## ascon_p_serial_multiround
module ascon_p_serial_multiround     
     #(parameter BW = 64) (
         input clk,
         input rstn,
         input en,                        
         input en_inc,                    
         input [2:0] slice_idx,           
         input [BW-1:0] slice_in,         
         output reg [BW-1:0] slice_out,   
         output done                      
     );
    reg [BW-1:0] state [0:4];
    wire [3:0] round;
    wire [BW*5 - 1:0] next_state_w;
    always @(posedge clk or negedge rstn) begin
        if (!rstn) begin
            state[0] <= 0; state[1] <= 0; state[2] <= 0;
            state[3] <= 0; state[4] <= 0;
        end else if (en) begin
            state[slice_idx] <= slice_in;
        end 
        else if (en_inc && !done) begin
            {state[0], state[1], state[2], state[3], state[4]} <= next_state_w;
        end
    end
    wire [BW-1:0] s_rc0, s_rc1, s_rc2, s_rc3, s_rc4;
    wire [BW-1:0] s_p1_0, s_p1_1, s_p1_2, s_p1_3, s_p1_4;
    wire [BW-1:0] t0, t1, t2, t3, t4;
    wire [BW-1:0] s_p2_0, s_p2_1, s_p2_2, s_p2_3, s_p2_4;
    wire [BW-1:0] s_sub_0, s_sub_1, s_sub_2, s_sub_3, s_sub_4;
    wire [BW-1:0] s_q0, s_q1, s_q2, s_q3, s_q4;
    wire [BW-1:0] s_ld_0, s_ld_1, s_ld_2, s_ld_3, s_ld_4;
    assign s_rc0 = state[0];
    assign s_rc1 = state[1];
    assign s_rc2 = state[2] ^ {{56'd0}, (8'd240 - 8'd15 * round)};  
    assign s_rc3 = state[3];
    assign s_rc4 = state[4];
    assign s_p1_0 = s_rc0 ^ s_rc4;
    assign s_p1_4 = s_rc4 ^ s_rc3;
    assign s_p1_2 = s_rc2 ^ s_rc1;
    assign s_p1_1 = s_rc1;
    assign s_p1_3 = s_rc3;
    assign t0 = (~s_p1_0) & s_p1_1;
    assign t1 = (~s_p1_1) & s_p1_2;
    assign t2 = (~s_p1_2) & s_p1_3;
    assign t3 = (~s_p1_3) & s_p1_4;
    assign t4 = (~s_p1_4) & s_p1_0;
    assign s_p2_0 = s_p1_0 ^ t1;
    assign s_p2_1 = s_p1_1 ^ t2;
    assign s_p2_2 = s_p1_2 ^ t3;
    assign s_p2_3 = s_p1_3 ^ t4;
    assign s_p2_4 = s_p1_4 ^ t0;
    assign s_sub_1 = s_p2_1 ^ s_p2_0;
    assign s_sub_0 = s_p2_0 ^ s_p2_4;
    assign s_sub_3 = s_p2_3 ^ s_p2_2;
    assign s_sub_2 = s_p2_2 ^ {BW{1'b1}};
    assign s_sub_4 = s_p2_4;
    assign s_ld_0 = s_sub_0 ^ s_q0;
    assign s_ld_1 = s_sub_1 ^ s_q1;
    assign s_ld_2 = s_sub_2 ^ s_q2;
    assign s_ld_3 = s_sub_3 ^ s_q3;
    assign s_ld_4 = s_sub_4 ^ s_q4;
  ...
Size: ~140 I/O pins, about 36000 um2 of cells after synthesis.
clock: 2.55 ns
lec_check: 0
abc_area: 1
cap_margin: 10
cell_pad_in_sites_detail_placement: 0
core_margin: 8
core_utilization: 68
cts_cluster_size: 22
gpl_timing_driven: 0
hold_slack_margin: 0.3
max_routing_layer: met4
place_density: 0.36
setup_slack_margin: 0.63
slew_margin: 20
run.sh (not shown) runs the stock make flow with config.mk's settings and CLKGATE_MAP_FILE=.
The baseline aborted during clock tree synthesis.
==> next run, changes <==
ABC_AREA = default   (was 1)
CAP_MARGIN = 20   (was 10)
CELL_PAD_IN_SITES_DETAIL_PLACEMENT = default   (was 0)
CORE_MARGIN = 2   (was 8)
CORE_UTILIZATION = 59   (was 68)
CTS_CLUSTER_SIZE = 39   (was 22)
GPL_TIMING_DRIVEN = default   (was 0)
HOLD_SLACK_MARGIN = default   (was 0.3)
MAX_ROUTING_LAYER = default   (was met4)
PLACE_DENSITY = default   (was 0.36)
SETUP_SLACK_MARGIN = default   (was 0.63)
clock period = 2.75 ns   (was 2.55 ns; I/O delays follow)
Now the flow ran to the end with violations: negative setup slack; die area falls by 5.6%; synthesized cell count falls by 32%; synthesized area falls by 9.4%.
==> next run, changes <==
CORE_UTILIZATION = 71   (was 59)
HOLD_SLACK_MARGIN = -0.08   (was default)
clock period = 3.82 ns   (was 2.75 ns; I/O delays follow)
The new run produced a layout that fails on negative setup slack.
Core utilization rose by 8.4 points.
Worst hold slack got worse by 0.25 ns.
Via count stays flat.
Die size fell by about a fifth.
Final cell count fell by a little under a tenth.
Routed wire length fell by a few percent.
Setup slack improved by 0.85 ns.
Synthesized cell count is unchanged.
Final area fell by a little under a tenth.
==> next run, changes <==
CORE_UTILIZATION = 40   (was 71)
CTS_CLUSTER_SIZE = default   (was 39)
HOLD_SLACK_MARGIN = default   (was -0.08)
clock period = 4.09 ns   (was 3.82 ns; I/O delays follow)
The new run finished with timing, DRC and antenna clean.
Worst setup slack improved by 0.42 ns.
Area after synthesis is unchanged.
Hold slack improved by 0.065 ns.
Die size is higher by 76%.
Clock skew is lower by 0.0049 ns.
Global-route usage is lower by 23 points.
Core utilization is lower by 36 points.
==> next run, changes <==
ABC_AREA = 1   (was default)
CTS_CLUSTER_SIZE = 61   (was default)
clock period = 4.2 ns   (was 4.09 ns; I/O delays follow)
What happened:
- maximum frequency falls by 2.7%
- setup slack hardly moves
- sequential cell count does not change
- utilization goes down by 1.2 points
- synthesized cell count rises by 46%
- hold slack got worse by 0.090 ns
- via count is higher by 38%
- routed wire length is higher by 44%
- global-route usage rises by 9.7 points
==> next run, changes <==
ABC_AREA = default   (was 1)
CORE_UTILIZATION = 71   (was 40)
CTS_CLUSTER_SIZE = default   (was 61)
clock period = 4.59 ns   (was 4.2 ns; I/O delays follow)
Synthesized area is lower by roughly a tenth.
Via count came out lower by about a fifth.
Synthesized cell count fell by a quarter to a third.
